Design SimulatedDevice, start of the top module:
module SimulatedDevice(
    input[1:0] global_state,
    input sys_clk,
    input rx,
    output tx,
    input turn_left_signal,
    input turn_right_signal,
    input move_forward_signal,
    input move_backward_signal,
    input place_barrier_signal,
    input destroy_barrier_signal,
    input rst,
    input clutch,
    input throttle,
    input brake,
    input power_on,
    input power_off,
    output front_detector,
    output back_detector,
    output left_detector,
    output right_detector,
    output move_backward_light,
    output move_forward_light,
    output turn_left_light,
    output turn_right_light,
    output power_light,
    output reg [2:0] state_light,
    output reg [3:0] moving_light,
    output [7:0] seg1,
    output [7:0] seg2,
    output [7:0] an
    );
Size: ~4900 cells after synthesis, ~470 flip-flops, ~57 I/O pins.
Settings: LEC_CHECK=0, ABC_AREA=1, CAP_MARGIN=20, CELL_PAD_IN_SITES_DETAIL_PLACEMENT=0, CELL_PAD_IN_SITES_GLOBAL_PLACEMENT=0, CORE_MARGIN=2, CORE_UTILIZATION=71, CTS_CLUSTER_DIAMETER=295, CTS_CLUSTER_SIZE=35, MAX_ROUTING_LAYER=met5, PLACE_DENSITY_LB_ADDON=0.29, SETUP_SLACK_MARGIN=-0.81, SLEW_MARGIN=5, TNS_END_PERCENT=60; clock period 13.4 ns.
run.sh (not shown) runs the stock make flow with config.mk's settings and CLKGATE_MAP_FILE=.
The starting point ended with an error in global routing.
Rerun with:
Settings changed: ABC_AREA 1 to not set, CELL_PAD_IN_SITES_DETAIL_PLACEMENT 0 to not set, CELL_PAD_IN_SITES_GLOBAL_PLACEMENT 0 to not set, CORE_UTILIZATION 71 to 18, CTS_CLUSTER_DIAMETER 295 to not set, CTS_CLUSTER_SIZE 35 to not set, MAX_ROUTING_LAYER met5 to not set, PLACE_DENSITY_LB_ADDON 0.29 to not set, SETUP_SLACK_MARGIN -0.81 to not set, SLEW_MARGIN 5 to 20, TNS_END_PERCENT 60 to not set.
Clock period 13.4 ns to 39.5 ns, I/O delays scaled along.
With this change the flow went through all stages and came out clean. Synthesized cell count falls by about 7.5%. Area after synthesis increases by about 7%. Die area increases to 4.1 times its value.

---

Setup of v31:
Starting RTL as in the previous note.
// SimulatedDevice
module SimulatedDevice(
    input[1:0] global_state,
    input sys_clk,
    input rx,
    output tx,
    input turn_left_signal,
    input turn_right_signal,
    input move_forward_signal,
    input move_backward_signal,
    input place_barrier_signal,
    input destroy_barrier_signal,
    input rst,
    input clutch,
    input throttle,
    input brake,
    input power_on,
    input power_off,
    output front_detector,
    output back_detector,
    output left_detector,
    output right_detector,
    output move_backward_light,
    output move_forward_light,
    output turn_left_light,
    output turn_right_light,
    output power_light,
    output reg [2:0] state_light,
    output reg [3:0] moving_light,
    output [7:0] seg1,
    output [7:0] seg2,
    output [7:0] an
    );
clock: 13.6 ns
lec_check: 0
abc_area: 1
cap_margin: 5
core_margin: 2
core_utilization: 72
cts_cluster_diameter: 268
place_density: 0.62
setup_slack_margin: -1.04
slew_margin: 20
STATUS run=v31 STAGES=ALL_DONE FINAL_CHECKS=FAILED CAUSE=negative setup slack
[inputs] v59 vs v31
Settings: PLACE_DENSITY: 0.62 -> unset; CTS_CLUSTER_DIAMETER: 268 -> 382; CTS_CLUSTER_SIZE: unset -> 98; CAP_MARGIN: 5 -> 20; SETUP_SLACK_MARGIN: -1.04 -> unset; the clock period (ns, I/O delays scaled along): 13.6 -> 11.3.
Findings:
No final results exist for v59, since it was stopped by error GRT-0232 during global routing (5_1_grt). The lower global placer's final weighted congestion came out of v31. Going from v31 to v59, instance count of the mapped netlist shows no meaningful change, area enclosed by the die boundary comparable, post-CTS repair timing setup buffer count saw an increase. Diff v31 -> v59: HPWL after detailed placement up 3.5%; area after detailed placement up 1.7%; number of H-tree branching levels down 1; number of synthesized flops with an enable pin flat; setup slack after placement down 1810 ps. Fraction of the mapped netlist area in compound gates came out exactly the same in v31 and v59.
--- input diff v59..v13 ---
Settings: putting SETUP_SLACK_MARGIN at -1.04 where nothing was set; swapping 382 for 268 in CTS_CLUSTER_DIAMETER; clearing CTS_CLUSTER_SIZE, which used to be 98; swapping 11.3 for 13.6 in the clock period (ns, I/O delays scaled along).
### Flow results
Compared with v59, v13 shows setup fix buffers added after clock tree synthesis that has gone down by more than half.
Taking v59 as the reference, in v13 maximum level of the CTS H-tree went up, placement-stage worst setup slack went up, final weighted congestion in routability-driven placement went down, area after synthesis did not really move.
Between v13 and v59, it is v13 whose standard cell area after detailed placement is lower, by about 1.7%.
Layout checks on v13: not met. Flow itself completed; violations: negative setup slack.
v13 reports a lower cell count after placement than v59 does.
> inputs changed (v13 -> v3)
Settings: CTS_CLUSTER_DIAMETER no longer set, was 268; CORE_UTILIZATION now 52, was 72; SETUP_SLACK_MARGIN no longer set, was -1.04; the clock period (ns, I/O delays scaled along) now 18.9, was 13.6.
Findings:
- From the logs: v13 reached the end of the flow and failed the layout checks with negative setup slack.
- v3 completed every stage of the flow, and the final layout passed the timing, DRC and antenna checks.
- Diff v13 -> v3: overall power -27%; register-to-register slack now larger; sequential share of layout area went up 3.2 points; number of failing setup endpoints in the final timing report went down 27; wire length of the first global-routing pass now smaller.
- Of the two candidates, v13 has the worse cell area and v3 the better one.
- Between v13 and v3, core footprint increased.
- Delta (v3 minus v13): final setup slack of the worst path +4660 ps; post-route worst hold slack dropped 6.6 ps; worst-case reg-to-reg path depth lower.

---

Setup of fjord:
SimulatedDevice again, from the RTL that the note above started with.
Design SimulatedDevice, start of the top module:
module SimulatedDevice(
    input[1:0] global_state,
    input sys_clk,
    input rx,
    output tx,
    input turn_left_signal,
    input turn_right_signal,
    input move_forward_signal,
    input move_backward_signal,
    input place_barrier_signal,
    input destroy_barrier_signal,
    input rst,
    input clutch,
    input throttle,
    input brake,
    input power_on,
    input power_off,
    output front_detector,
    output back_detector,
    output left_detector,
    output right_detector,
    output move_backward_light,
    output move_forward_light,
    output turn_left_light,
    output turn_right_light,
    output power_light,
    output reg [2:0] state_light,
    output reg [3:0] moving_light,
    output [7:0] seg1,
    output [7:0] seg2,
    output [7:0] an
    );
==> flow/config.mk <==
export PLATFORM = sky130hd
export DESIGN_NAME = SimulatedDevice
export DESIGN_NICKNAME = SimulatedDevice
export VERILOG_FILES = /design/flow/design.v
export SDC_FILE = /design/flow/constraint.sdc
export NUM_CORES = 4
export LEC_CHECK = 0
export ABC_AREA = 1
export CAP_MARGIN = 20
export CORE_ASPECT_RATIO = 1.55
export CORE_MARGIN = 2
export CORE_UTILIZATION = 56
export HOLD_SLACK_MARGIN = -0.07
export MIN_ROUTING_LAYER = met1
export PLACE_DENSITY_LB_ADDON = 0.16
export SETUP_SLACK_MARGIN = 5.0
export SLEW_MARGIN = 20
export TNS_END_PERCENT = 45
==> flow/constraint.sdc <==
create_clock -name core_clock -period 31.9 [get_ports {sys_clk}]
set_input_delay 6.3800 -clock core_clock [delete_from_list [all_inputs] [get_ports {sys_clk}]]
set_output_delay 6.3800 -clock core_clock [all_outputs]
set_load 0.01 [all_outputs]
fjord finished every step from synthesis to the final layout, and the layout passed the timing, DRC and antenna checks.
For juniper, these inputs were changed with respect to fjord:
- a deleted HOLD_SLACK_MARGIN that had been -0.07
- a deleted CORE_ASPECT_RATIO that had been 1.55
- a change of CORE_UTILIZATION from 56 to 65
- a deleted TNS_END_PERCENT that had been 45
- a change of SETUP_SLACK_MARGIN from 5.0 to -0.8
- a deleted MIN_ROUTING_LAYER that had been met1
- a deleted PLACE_DENSITY_LB_ADDON that had been 0.16
- a change of the clock period (ns, I/O delays scaled along) from 31.9 to 13.3
--- outcome ---
Layout checks on juniper: not met. Flow itself completed; violations: negative setup slack. Relative to fjord, the count of placed standard cells including taps measured on juniper has increased by a little under 10%. Note that the sequential cell power recorded for juniper amounts to 2.4 times the value seen in fjord. Diff juniper and fjord: number of tap instances lower in juniper. Comparing juniper and fjord, the higher area of the core was measured on fjord. Clock buffer and inverter area fraction after layout was lower in juniper than in fjord. Synthesis-to-layout area growth in juniper is 21 points higher than in fjord. The lower number of cells on the worst reg-to-reg path of juniper and fjord is in fjord. Post-layout utilization of the core up 24 points in juniper wrt fjord. fjord leaves more setup margin than juniper. juniper vs fjord on worst hold slack: juniper is the lower one.
--- input diff juniper..pepper ---
- SETUP_SLACK_MARGIN removed (was -0.8)
- CORE_UTILIZATION changed from 65 to 58
- the clock period (ns, I/O delays scaled along) changed from 13.3 to 17.0
--- outcome ---
FAIL: juniper; every other run in juniper and pepper is clean
Status juniper: flow complete, layout not clean - negative setup slack
Comparing juniper and pepper, the lower global-route total usage across every layer was measured on pepper.
Diff juniper -> pepper: via count now sits lower, overall routed net length -about 26%.
juniper → pepper: utilization now sits lower, chip area now sits higher.
For amber, these inputs were changed with respect to pepper:
- CORE_UTILIZATION changed from 58 to 62
- the clock period (ns, I/O delays scaled along) changed from 17.0 to 11.1
## What came out
- | amber | all stages done | FAIL | negative setup slack |
- Global placement routability congestion: amber vs pepper up 7.8%
- Buffer count from post-CTS setup fixing: amber > pepper
- Higher combinational power was reported by amber, not pepper.
- Compared with pepper, amber shows a higher routed wire length.
- Area growth from synthesis to final layout: amber vs pepper up 16 points
## Diff of input files: lagoon against amber
- swapping 62 for 40 in CORE_UTILIZATION
- clearing ABC_AREA, which used to be 1
- swapping 11.1 for 23.9 in the clock period (ns, I/O delays scaled along)
[summary]
lagoon completed; timing, DRC and antenna clean. Diff lagoon..amber | flip-flop and latch area | unchanged. On cell depth of the worst setup path, the lower figure sits with lagoon, not amber. | largest driver fanout on the critical path | higher: lagoon |. Looking at final setup slack of the worst path across both flows, lagoon is the stronger of the two, with amber trailing.
Power figures rest on the tool's default switching activity, not on a simulated workload.
